## build 10
==> flow/design.v (excerpt) <==
module motor_ctrl
  #(parameter
    CLK_FREQ = 100_000,
    localparam
    BAND_WIDTH         = 32,
    ONE_ROTATION_PULSE = 630,  
    SAMPLING_RATE      = 100,  
    PWM_PERIOD         = 40,   
    PWM_PERIOD_CYCLE   = (CLK_FREQ / 100_000) * PWM_PERIOD)
   (output logic                  pwm,
    output logic                  dir,
    output logic [BAND_WIDTH-1:0] pulse_width,
    output logic [BAND_WIDTH-1:0] rot_cnt,
    input  logic [31:0]           target_rot_v,
    input  logic [31:0]           p_gain,
    input  logic                  sa,
    input  logic                  sb,
    input  logic                  clk,
    input  logic                  rstn);
Size in the first run: roughly 6000 cells after synthesis, ~130 I/O pins, ~54000 um^2 of cells after synthesis.
Settings: LEC_CHECK=0, CAP_MARGIN=20, CELL_PAD_IN_SITES_GLOBAL_PLACEMENT=0, CORE_MARGIN=2, CORE_UTILIZATION=62, CTS_CLUSTER_DIAMETER=267, GPL_ROUTABILITY_DRIVEN=0, HOLD_SLACK_MARGIN=0.16, MIN_ROUTING_LAYER=met2, SLEW_MARGIN=40; clock period 12.1 ns.
run.sh (not shown) runs the stock make flow with config.mk's settings and CLKGATE_MAP_FILE=.
Edits applied to the flow inputs when going from build 10 to build 73:
- removing CELL_PAD_IN_SITES_GLOBAL_PLACEMENT (formerly 0)
- removing MIN_ROUTING_LAYER (formerly met2)
- removing HOLD_SLACK_MARGIN (formerly 0.16)
- setting PLACE_DENSITY_LB_ADDON to 0.0 for the first time
- changing CORE_UTILIZATION from 62 to 72
- setting SETUP_SLACK_MARGIN to 1.88 for the first time
- removing GPL_ROUTABILITY_DRIVEN (formerly 0)
- changing CTS_CLUSTER_DIAMETER from 267 to 94
- changing SLEW_MARGIN from 40 to 20
- changing the clock period (ns, I/O delays scaled along) from 12.1 to 6.6
- As of build 73, total power had risen by more than half compared to build 10.
- Run comparison: build 10 launching element of the worst setup path p_ctrl_inst.p_gain_r[8]$_DFFE_PP_; build 73 launching element of the worst setup path p_ctrl_inst.p_gain_r[5]$_DFFE_PP_
- Build 73 against build 10: clock-cell share of area level; non-clock buffer total of the final layout has increased; maximum fanout count along the critical path now smaller.
- Build 10 → build 73: core area lower; relative area change from synthesis to final layout higher; number of antenna violations at the first check in global routing higher.
- The run with more routed wire is build 73, not build 10.
- Relative to build 10, number of inserted filler cells in the final layout decreased by 2967 in build 73.
- Switching power as a share of total power was lower in build 73 than in build 10.
- What the final checks of build 73 revealed, after a flow that finished every stage, was a layout that fails on negative setup slack.
What build 7 does differently from build 73 at the input level:
- a deleted PLACE_DENSITY_LB_ADDON that had been 0.0
- a deleted CTS_CLUSTER_DIAMETER that had been 94
- an added PLACE_DENSITY of 0.6
- a deleted SETUP_SLACK_MARGIN that had been 1.88
- a change of CORE_UTILIZATION from 72 to 45
- a change of the clock period (ns, I/O delays scaled along) from 6.6 to 9.89
Results
Build 7 ended with every stage complete and zero timing, DRC or antenna violations. | sequential power | build 7 vs build 73 | 31% lower |. Taking build 73 as the reference, in build 7 utilization went down by 36 points; via count went down by 4242; wire length reported by the detailed router now smaller. Build 73 vs build 7, worst setup path endpoint: p_ctrl_inst.p_term_r[30]$_SDFFE_PN0P_ vs p_ctrl_inst.p_term_r[24]$_SDFFE_PN0P_.
### build 7 -> build 29
- swapping 45 for 72 in CORE_UTILIZATION
- putting PLACE_DENSITY_LB_ADDON at 0.0 where nothing was set
- putting SETUP_SLACK_MARGIN at 1.6 where nothing was set
- clearing PLACE_DENSITY, which used to be 0.6
- swapping 9.89 for 5.51 in the clock period (ns, I/O delays scaled along)
Build 29 vs. build 7: routability-driven placement congestion ratio went up by 0.033. Of build 29 and build 7, it is build 29 that has the higher global-route usage. Build 29 had finished all stages when the layout checks came back failing, citing negative setup slack. NOTE: total power in build 29 exceeds that of build 7. sky130_fd_sc_hd__fa_1 as the slowest cell on the critical path was reported by build 29, and sky130_fd_sc_hd__edfxtp_1 by build 7. Power in sequential cells went up by more than half going from build 7 to build 29.
diff inputs: build 29 => build 40
- ABC_AREA: unset -> 1
- SETUP_SLACK_MARGIN: 1.6 -> 1.36
- HOLD_SLACK_MARGIN: unset -> 0.29
- PLACE_DENSITY_LB_ADDON: 0.0 -> 0.12
- the clock period (ns, I/O delays scaled along): 5.51 -> 4.81
- The runs compared here, build 29 and build 40, all ended either early or with open violations.
- STATUS run=build 29 STAGES=ALL_DONE FINAL_CHECKS=FAILED CAUSE=negative setup slack
- As the logs show, build 40 stopped at 5_1_grt after a tool error, so it never reached the end of the flow.
- Compared with build 29, in build 40 worst setup slack after placement has decreased; core area has increased; gate count of the mapped netlist has increased.
- NOTE: area of the mapped netlist in build 40 exceeds that of build 29
- The mean instance size in the synthesized netlist reported for build 40 is smaller than that of build 29 by 15%.
- Going from build 29 to build 40, die size grows by 7.1%.
- Comparing build 29 and build 40, the lower die height is on build 29.
- Status: number of sinks handled by clock tree synthesis parity (build 29, build 40)
## Diff of input files: build 82 against build 40
- PLACE_DENSITY_LB_ADDON removed (was 0.12)
- PLACE_DENSITY newly set to 0.35
- ABC_AREA changed from 1 to 0
## What came out
Of build 40 and build 82, none finishes clean. Build 82 -> stages 100% | layout checks FAIL | negative setup slack. Build 40 never completed; the flow aborted with a tool error in 5_1_grt. Build 82 vs. build 40: area of the core -about 7%; xor/xnor cell area share of the yosys netlist +2.1 points; chip area -6.7%; number of unique standard cell types used by synthesis +42%. Note that the synthesized cell count recorded for build 40 amounts to 1.3 times the value seen in build 82.

---

The RTL this note starts from:
==> flow/design.v <==
module rot_encoder
  #(parameter
    BAND_WIDTH = 32)
   (input logic                   sa,
    input logic                   sb,
    output logic [BAND_WIDTH-1:0] count,
    input logic                   clk,
    input logic                   rstn);
   logic [BAND_WIDTH-1:0]         count_r;
   logic [3:0]                    patern;
   logic [1:0]                    sa_q, sb_q;
   always_comb begin
      count  = count_r;
      patern = {sa_q[1], sb_q[1], sa_q[0], sb_q[0]};
   end
   always_ff @(posedge clk) begin
      if(!rstn) begin
         count_r <= 0;
         sa_q    <= 0;
         sb_q    <= 0;
      end
      else begin
         sa_q[1] <= sa_q[0];
         sb_q[1] <= sb_q[0];
         sa_q[0] <= sa;
         sb_q[0] <= sb;
         case(patern)
           4'b0010: count_r <= count_r + 1;
           4'b1011: count_r <= count_r + 1;
           4'b1101: count_r <= count_r + 1;
           4'b0100: count_r <= count_r + 1;
           4'b0001: count_r <= count_r - 1;
           4'b0111: count_r <= count_r - 1;
           4'b1110: count_r <= count_r - 1;
           4'b1000: count_r <= count_r - 1;
           default: count_r <= count_r;
         endcase
      end
   end
endmodule
module pwm_generator
  #(parameter
    BAND_WIDTH       = 32,
    PWM_PERIOD_CYCLE = 1000)
   (input logic [BAND_WIDTH-1:0] width,
    output logic                 pwm,
    input logic                  clk,
    input logic                  rstn);
   logic [BAND_WIDTH-1:0]        count_r;
   always_comb begin
      pwm = (count_r < width) ? 1 : 0;
   end
   always_ff @(posedge clk) begin
      if(!rstn) begin
         count_r <= 0;
      end
      else if(count_r < PWM_PERIOD_CYCLE) begin
         count_r <= count_r + 1;
      end
      else begin
         count_r <= 0;
      end
   end
endmodule
module p_controller
  #(parameter
    BAND_WIDTH         = 32,
    CLK_FREQ           = 100_000_000,
    ONE_ROTATION_PULSE = 630,  
    SAMPLING_RATE      = 100,  
    localparam
    PI_FIXED           = 804,  
    RESOLUTION         = 2 * PI_FIXED * SAMPLING_RATE / ONE_ROTATION_PULSE,
    UPDATE_INTERVAL    = CLK_FREQ / SAMPLING_RATE)
   (input  logic [31:0]           target_rot_v,
    input  logic [31:0]           p_gain,
    input  logic [31:0]           rot_cnt,
    output logic [BAND_WIDTH-1:0] pulse_width,
    input  logic                  clk,
    input  logic                  rstn);
   typedef enum logic [1:0] {STT_GET_ERROR,
                             STT_CALC_TERM,
                             STT_CALC_PULSE,
                             STT_WAIT} p_statetype;
   p_statetype  p_state;
   logic [31:0] cnt_r;
   logic        update_flag;
   logic [31:0] rot_cnt_r;
   logic signed [BAND_WIDTH*2-1:0] pulse_width_r, pulse_width_w;
   logic signed [BAND_WIDTH*2-1:0] rotate_samp_cnt_r;
   logic signed [BAND_WIDTH*2-1:0] error_w;
   logic signed [BAND_WIDTH*2-1:0] error_r, p_error_r;
   logic signed [BAND_WIDTH*2-1:0] p_term_r;
   logic signed [BAND_WIDTH*2-1:0] p_term_w;
   logic [31:0] p_gain_r;
   always_comb begin
      update_flag   = (cnt_r == UPDATE_INTERVAL) ? 1 : 0;
      error_w       = $signed(target_rot_v) - (rotate_samp_cnt_r * $signed(RESOLUTION));
      p_term_w      = ($signed(p_gain_r) * error_r);
      pulse_width_w = pulse_width_r + p_term_r;
      pulse_width   = pulse_width_r;
   end
   always_ff @(posedge clk) begin
      if(!rstn) begin
         p_state           <= STT_WAIT;
         cnt_r             <= 0;
         pulse_width_r     <= 0;
         rotate_samp_cnt_r <= 0;
         rot_cnt_r         <= 0;
         error_r           <= 0;
         p_error_r         <= 0;
         p_term_r          <= 0;
      end
      else begin
         p_gain_r <= p_gain;
         if(update_flag) begin
            cnt_r <= 0;
         end
         else begin
            cnt_r <= cnt_r + 1;
         end
         case(p_state)
           STT_GET_ERROR: begin
              p_error_r <= error_r;
              error_r   <= error_w;
              p_state <= STT_CALC_TERM;
           end
           STT_CALC_TERM: begin
              p_term_r <= p_term_w >>> 16;
              p_state  <= STT_CALC_PULSE;
           end
           STT_CALC_PULSE: begin
              pulse_width_r <= (target_rot_v != 0) ? pulse_width_w : 0;
              p_state       <= STT_WAIT;
           end
           STT_WAIT: begin
              if(update_flag) begin
                 rotate_samp_cnt_r <= $signed(rot_cnt) - $signed(rot_cnt_r);
                 rot_cnt_r         <= rot_cnt;
                 p_state           <= STT_GET_ERROR;
              end
           end
         endcase
      end
   end
endmodule
module motor_ctrl
  #(parameter
    CLK_FREQ = 100_000,
    localparam
    BAND_WIDTH         = 32,
    ONE_ROTATION_PULSE = 630,  
    SAMPLING_RATE      = 100,  
    PWM_PERIOD         = 40,   
    PWM_PERIOD_CYCLE   = (CLK_FREQ / 100_000) * PWM_PERIOD)
   (output logic                  pwm,
    output logic                  dir,
    output logic [BAND_WIDTH-1:0] pulse_width,
    output logic [BAND_WIDTH-1:0] rot_cnt,
    input  logic [31:0]           target_rot_v,
    input  logic [31:0]           p_gain,
    input  logic                  sa,
    input  logic                  sb,
    input  logic                  clk,
    input  logic                  rstn);
   logic [BAND_WIDTH-1:0] pwm_pulse_width;
   pwm_generator #(.BAND_WIDTH(BAND_WIDTH),
                   .PWM_PERIOD_CYCLE(PWM_PERIOD_CYCLE))
   pwm_gen_inst(.width(pwm_pulse_width),
                .pwm(pwm),
                .clk(clk),
                .rstn(rstn));
   rot_encoder #(.BAND_WIDTH(BAND_WIDTH))
   rot_encoder_inst(.sa(sa),
                    .sb(sb),
                    .count(rot_cnt),
                    .clk(clk),
                    .rstn(rstn));
   p_controller #(.BAND_WIDTH(BAND_WIDTH),
                  .CLK_FREQ(CLK_FREQ),
                  .ONE_ROTATION_PULSE(ONE_ROTATION_PULSE),
                  .SAMPLING_RATE(SAMPLING_RATE))
   p_ctrl_inst(.target_rot_v(target_rot_v),
               .p_gain(p_gain),
               .rot_cnt(rot_cnt),
               .pulse_width(pulse_width),
               .clk(clk),
               .rstn(rstn));
   always_comb begin
      dir             = pulse_width[31:31] ? 1'b1 : 1'b0;
      pwm_pulse_width = pulse_width[31:31] ? ~pulse_width : pulse_width;
   end
endmodule
clock: 7.9 ns
lec_check: 0
cap_margin: 30
cell_pad_in_sites_detail_placement: 0
core_aspect_ratio: 0.92
core_margin: 2
core_utilization: 72
cts_cluster_diameter: 54
cts_cluster_size: 61
min_routing_layer: met1
place_density_lb_addon: 0.03
setup_slack_margin: 2.34
slew_margin: 20
tns_end_percent: 40
The baseline finished with timing, DRC and antenna clean.
Edit:
- CAP_MARGIN: 30 -> 20
- CELL_PAD_IN_SITES_DETAIL_PLACEMENT: 0 -> default
- CORE_ASPECT_RATIO: 0.92 -> default
- CTS_CLUSTER_DIAMETER: 54 -> default
- CTS_CLUSTER_SIZE: 61 -> default
- MIN_ROUTING_LAYER: met1 -> default
- PLACE_DENSITY_LB_ADDON: 0.03 -> 0.24
- SETUP_SLACK_MARGIN: 2.34 -> -0.36
- TNS_END_PERCENT: 40 -> default
- clock period: 7.9 -> 6.6 ns (I/O delays scaled with it)
Result:
- The changed run reached the layout checks and failed them: setup timing
- area after synthesis is unchanged
- final area came out higher by 1.3%
- final cell count came out higher by 2.0%
- critical path depth stays the same
Edit:
- CAP_MARGIN: 20 -> 5
- CTS_CLUSTER_DIAMETER: default -> 98
- PLACE_DENSITY: default -> 0.64
- PLACE_DENSITY_LB_ADDON: 0.24 -> default
- SETUP_SLACK_MARGIN: -0.36 -> -0.54
- clock period: 6.6 -> 5.51 ns (I/O delays scaled with it)
- The changed run finished with setup timing left
- total power grows by 23%
- worst setup slack degrades by 930 ps
- non-clock buffer count grows by 184
- fmax grows by 2.2%
- cell area grows by 2.6%
- utilization grows by 2.1 points
- register-to-register slack degrades by 930 ps
- hold slack barely changes
- first-iteration DRC count shrinks by 9.4%
- via count grows by 0.50%
Edit:
- CAP_MARGIN: 5 -> 20
- CORE_UTILIZATION: 72 -> 45
- CTS_CLUSTER_DIAMETER: 98 -> default
- PLACE_DENSITY: 0.64 -> 0.6
- SETUP_SLACK_MARGIN: -0.54 -> default
- clock period: 5.51 -> 8.84 ns (I/O delays scaled with it)
Effect:
- The changed run completed with no timing, DRC or antenna violations
- synthesized cell count does not change
- routed wire length came out lower by 3.8%
- via count goes down by 9.1%
- synthesized area does not change
Edit:
- CORE_UTILIZATION: 45 -> 39
- synthesized area does not change
- via count hardly moves
- combinational power came out lower by about 2%
- hold slack is about the same
- wire length decreases by 1.4%
Edit:
- CORE_UTILIZATION: 39 -> 72
- PLACE_DENSITY: 0.6 -> 0.64
- SETUP_SLACK_MARGIN: default -> -0.54
- clock period: 8.84 -> 5.51 ns (I/O delays scaled with it)
After rerunning: Now the flow reached the layout checks and failed them: setup timing. Sequential share of layout area drops by 0.58 points. Die size drops by well over a third. Power climbs by well over a third. Setup slack degrades by 2400 ps. Sequential power climbs by well over a third.
Power figures rest on the tool's default switching activity, not on a simulated workload.
